// router_top
module router_top(input clock, resetn, read_enb_0, read_enb_1, read_enb_2, pkt_valid,
                  input [7:0] data_in, output [7:0] data_out_0, data_out_1, data_out_2,
                  output valid_out_0, valid_out_1, valid_out_2, error, busy);
Settings: LEC_CHECK=0, CAP_MARGIN=20, CORE_MARGIN=2, CORE_UTILIZATION=72, CTS_CLUSTER_SIZE=14, SETUP_SLACK_MARGIN=-0.21, SLEW_MARGIN=20; clock period 2.08 ns.
run.sh (not shown) runs the stock make flow with config.mk's settings and CLKGATE_MAP_FILE=.
The starting point ran to the end with violations: negative setup slack.
Edit:
--- a/flow/config.mk
+++ b/flow/config.mk
@@ -8,6 +8,4 @@
 export CAP_MARGIN = 20
 export CORE_MARGIN = 2
-export CORE_UTILIZATION = 72
-export CTS_CLUSTER_SIZE = 14
-export SETUP_SLACK_MARGIN = -0.21
+export CORE_UTILIZATION = 40
 export SLEW_MARGIN = 20
==> flow/constraint.sdc (replaced) <==
create_clock -name core_clock -period 3.75 [get_ports {clock}]
set_input_delay 0.7500 -clock core_clock [delete_from_list [all_inputs] [get_ports {clock}]]
set_output_delay 0.7500 -clock core_clock [all_outputs]
set_load 0.01 [all_outputs]
What happened: With this change the flow went through all stages and came out clean. Die area came out higher by about 80%. Wire length goes down by about 19%. Global-route usage decreases by 19 points. Via count fell by about 15%. Area after synthesis stays the same. Power falls by 48%. Cell area shrinks by about 5.5%. Clock skew increases by 13 ps.
Edit:
--- a/flow/config.mk
+++ b/flow/config.mk
@@ -8,4 +8,4 @@
 export CAP_MARGIN = 20
 export CORE_MARGIN = 2
-export CORE_UTILIZATION = 40
+export CORE_UTILIZATION = 16
 export SLEW_MARGIN = 20
After rerunning: The changed run finished with timing, DRC and antenna clean. Clock power climbs by 2.6%. Sequential share of layout area went down by 3.0 points. Utilization came out lower by 27 points.
Edit:
--- a/flow/config.mk
+++ b/flow/config.mk
@@ -8,4 +8,6 @@
 export CAP_MARGIN = 20
 export CORE_MARGIN = 2
-export CORE_UTILIZATION = 16
+export CORE_UTILIZATION = 72
+export PLACE_DENSITY_LB_ADDON = 0.0
+export SETUP_SLACK_MARGIN = 0.86
 export SLEW_MARGIN = 20
==> flow/constraint.sdc (replaced) <==
create_clock -name core_clock -period 2.98 [get_ports {clock}]
set_input_delay 0.5960 -clock core_clock [delete_from_list [all_inputs] [get_ports {clock}]]
set_output_delay 0.5960 -clock core_clock [all_outputs]
set_load 0.01 [all_outputs]
Outcome:
- non-clock buffer count rose by 236
- worst hold slack is better by 89 ps
- core utilization grows by 73 points
- final area climbs by 4.7%
- register-to-register slack degrades by 490 ps
- sequential power came out higher by 25%
- wire length increases by 52%
- setup slack degrades by 170 ps
- power is higher by 45%
Edit:
--- a/flow/config.mk
+++ b/flow/config.mk
@@ -8,6 +8,5 @@
 export CAP_MARGIN = 20
 export CORE_MARGIN = 2
-export CORE_UTILIZATION = 72
-export PLACE_DENSITY_LB_ADDON = 0.0
-export SETUP_SLACK_MARGIN = 0.86
+export CORE_UTILIZATION = 70
+export SETUP_SLACK_MARGIN = -0.16
 export SLEW_MARGIN = 20
==> flow/constraint.sdc (replaced) <==
create_clock -name core_clock -period 2.08 [get_ports {clock}]
set_input_delay 0.4160 -clock core_clock [delete_from_list [all_inputs] [get_ports {clock}]]
set_output_delay 0.4160 -clock core_clock [all_outputs]
set_load 0.01 [all_outputs]
What happened:
- The changed run completed, yet does not pass: negative setup slack
- worst setup slack is worse by 480 ps
- final area falls by a few percent
- non-clock buffer count rises by 33
- final cell count rises by a few percent

---

== the reference run ==
Starting RTL as in the previous note.
Settings: LEC_CHECK=0, CAP_MARGIN=20, CORE_ASPECT_RATIO=0.5, CORE_MARGIN=2, CORE_UTILIZATION=62, PLACE_DENSITY_LB_ADDON=0.0, SLEW_MARGIN=20, TNS_END_PERCENT=10; clock period 3.49 ns.
The reference run went all the way through the flow, and no timing, DRC or antenna check failed.
diff inputs: the reference run => the trial run
diff --git a/flow/config.mk b/flow/config.mk
--- a/flow/config.mk
+++ b/flow/config.mk
@@ -9 +8,0 @@
-export CORE_ASPECT_RATIO = 0.5
@@ -11 +10,2 @@
-export CORE_UTILIZATION = 62
+export CORE_UTILIZATION = 72
+export CTS_CLUSTER_SIZE = 72
@@ -12,0 +13 @@
+export SETUP_SLACK_MARGIN = 0.66
@@ -14 +14,0 @@
-export TNS_END_PERCENT = 10
==> flow/constraint.sdc <==
create_clock -name core_clock -period 2.23 [get_ports {clock}]
set_input_delay 0.4460 -clock core_clock [delete_from_list [all_inputs] [get_ports {clock}]]
set_output_delay 0.4460 -clock core_clock [all_outputs]
set_load 0.01 [all_outputs]
--- outcome ---
| post-route fraction of the period consumed by the critical path | the trial run vs the reference run | 35 points higher |
Top metal layer carrying routed signals: met5 -> the trial run, met4 -> the reference run
Looking at number of DRC violations after detailed-routing iteration 0 across both flows, the trial run is the weaker of the two, with the reference run ahead.
The reference run consumes less power than the trial run.
There was hardly any difference in number of nets with antenna violations after routing between the reference run and the trial run.
The reported combinational group power in the trial run sits about 200% above the value recorded for the reference run.
Comparing the reference run and the trial run, the lower cell area was measured on the reference run.
The final setup slack of the worst path of the trial run was inferior to that of the reference run.
The layout from the trial run, despite a flow that completed every stage, fails the layout checks, with the failing checks listed as setup timing.
The trial run vs the reference run — final cell count rose about 8%.

---

Starting RTL as in the previous note.
Settings: LEC_CHECK=0, CAP_MARGIN=20, CORE_MARGIN=2, CORE_UTILIZATION=72, CTS_CLUSTER_SIZE=14, SETUP_SLACK_MARGIN=-0.2, SLEW_MARGIN=20; clock period 2.08 ns.
The starting point finished but failed the layout checks on setup timing.
Rerun with:
- CTS_CLUSTER_SIZE: 14 -> not set
- PLACE_DENSITY: not set -> 0.37
- SETUP_SLACK_MARGIN: -0.2 -> -0.16
Result: The changed run completed and failed the layout checks on setup timing. Power is higher by 0.74%. Clock skew is higher by 0.012 ns. Sequential cell count stays the same. Worst setup slack gets better by 0.21 ns. Fmax is higher by 8.5%. Final cell count is lower by about 0.8%. Design area hardly moves. Hold slack gets worse by 0.11 ns. Sequential power stays flat.
Rerun with:
- CORE_UTILIZATION: 72 -> 24
- PLACE_DENSITY: 0.37 -> not set
- SETUP_SLACK_MARGIN: -0.16 -> not set
- clock period: 2.08 -> 5.8 ns (I/O delays scaled with it)
=> With this change the flow completed without violations; final area decreases by 7.0%; clock-buffer cell count goes up by 2; flip-flop count is unchanged; via count fell by 21%; clock power is lower by 67%; core utilization drops by 62 points; cell count increases by 29%; area after synthesis stays the same; total power is lower by 69%; non-clock buffer count fell by 344.

---

violet:
Starting RTL as in the previous note.
## router_top
module router_top(input clock, resetn, read_enb_0, read_enb_1, read_enb_2, pkt_valid,
                  input [7:0] data_in, output [7:0] data_out_0, data_out_1, data_out_2,
                  output valid_out_0, valid_out_1, valid_out_2, error, busy);
wire parity_done,detect_add;
wire ld_state, laf_state, full_state, write_enb_reg, rst_int_reg, lfd_state;
wire [2:0] fifo_empty, full,w_enb, write_enb, soft_reset_temp;
wire fifo_full,low_pkt_valid,soft_reset_0,soft_reset_1,soft_reset_2;
wire [7:0] dout;
wire read_enb_temp[2:0];
wire [7:0] data_out_temp[2:0];
assign soft_reset_temp[0] = soft_reset_0;
assign soft_reset_temp[1] = soft_reset_1;
assign soft_reset_temp[2] = soft_reset_2;
assign read_enb_temp[0] = read_enb_0;
assign read_enb_temp[1] = read_enb_1;
assign read_enb_temp[2] = read_enb_2;
assign data_out_0 = data_out_temp[0];
assign data_out_1 = data_out_temp[1];
assign data_out_2 = data_out_temp[2];
router_fsm dut1(.clock(clock),
  ...
Settings: LEC_CHECK=0, CAP_MARGIN=20, CELL_PAD_IN_SITES_DETAIL_PLACEMENT=2, CORE_ASPECT_RATIO=1.35, CORE_MARGIN=2, CORE_UTILIZATION=72, CTS_CLUSTER_SIZE=21, GPL_TIMING_DRIVEN=0, MAX_ROUTING_LAYER=met4, MIN_ROUTING_LAYER=met2, PLACE_DENSITY_LB_ADDON=0.12, SETUP_SLACK_MARGIN=-0.15, SLEW_MARGIN=20; clock period 5.75 ns.
violet did not make it past detailed placement, where a tool error ended it.
#### Input delta (xenon over violet)
Settings: clearing CORE_ASPECT_RATIO, which used to be 1.35; swapping 72 for 70 in CORE_UTILIZATION; clearing PLACE_DENSITY_LB_ADDON, which used to be 0.12; clearing GPL_TIMING_DRIVEN, which used to be 0; clearing CTS_CLUSTER_SIZE, which used to be 21; clearing MAX_ROUTING_LAYER, which used to be met4; swapping -0.15 for 0.55 in SETUP_SLACK_MARGIN; clearing CELL_PAD_IN_SITES_DETAIL_PLACEMENT, which used to be 2; clearing MIN_ROUTING_LAYER, which used to be met2; swapping 5.75 for 2.08 in the clock period (ns, I/O delays scaled along).
==> comparison <==
Although xenon finished all stages, its layout failed final checks on setup timing.
Reported for violet and xenon, area after synthesis turned out identical to the last digit.
Going from violet to xenon, weighted congestion reported at the end of routability-driven placement dropped about 9%; share of synthesized registers carrying an async set or reset barely changed; floorplan core density dropped 1.9 points.

---

Starting RTL as in the previous note.
clock: 2.66 ns
lec_check: 0
abc_area: 1
cap_margin: 20
core_margin: 2
core_utilization: 55
cts_cluster_diameter: 255
hold_slack_margin: 0.29
slew_margin: 20
tns_end_percent: 5
The starting point ran to the end with no violations.
Then changed:
- ABC_AREA: 1 -> default
- CTS_CLUSTER_DIAMETER: 255 -> default
- HOLD_SLACK_MARGIN: 0.29 -> default
- PLACE_DENSITY_LB_ADDON: default -> 0.0
- TNS_END_PERCENT: 5 -> default
- clock period: 2.66 -> 3.49 ns (I/O delays scaled with it)
The changed run ran to the end with no violations.
Clock-buffer cell count goes down by 12.
Cell area goes down by 4.1%.
Utilization goes down by 0.12 points.
Routed wire length goes down by 16%.
Setup slack is better by 0.27 ns.
Power goes down by 28%.
Global-route usage goes down by 3.1 points.
Die size goes down by 3.7%.
Non-clock buffer count goes down by 71.
Synthesized area goes down by 3.7%.
Via count goes down by 25%.
Then changed:
- CORE_UTILIZATION: 55 -> 72
- CTS_CLUSTER_SIZE: default -> 69
- SETUP_SLACK_MARGIN: default -> -0.16
- clock period: 3.49 -> 2.08 ns (I/O delays scaled with it)
=>
- This time the run completed, yet does not pass: setup timing
- sequential power climbs by 67%
- synthesized area is unchanged
- setup slack is worse by 0.85 ns
- clock skew rose by 0.0083 ns
- global-route usage rises by 19 points
- worst hold slack degrades by 0.14 ns
- routed wire length increases by 49%
Then changed:
- CTS_CLUSTER_SIZE: 69 -> default
- PLACE_DENSITY_LB_ADDON: 0.0 -> default
The changed run completed, yet does not pass: setup timing.
Sequential share of layout area climbs by 0.59 points.
Sequential power stays flat.
Global-route usage drops by 2.5 points.
Routed wire length drops by 3.8%.
Count of clock-buffer cells in the layout drops by 6.
Maximum frequency climbs by 3.5%.
First-iteration DRC count drops by 10%.
Worst setup slack improved by 0.087 ns.
Final area drops by 1.1%.
Synthesized area stays the same.
Synthesized cell count does not change.
Power and IR drop assume default switching activity.
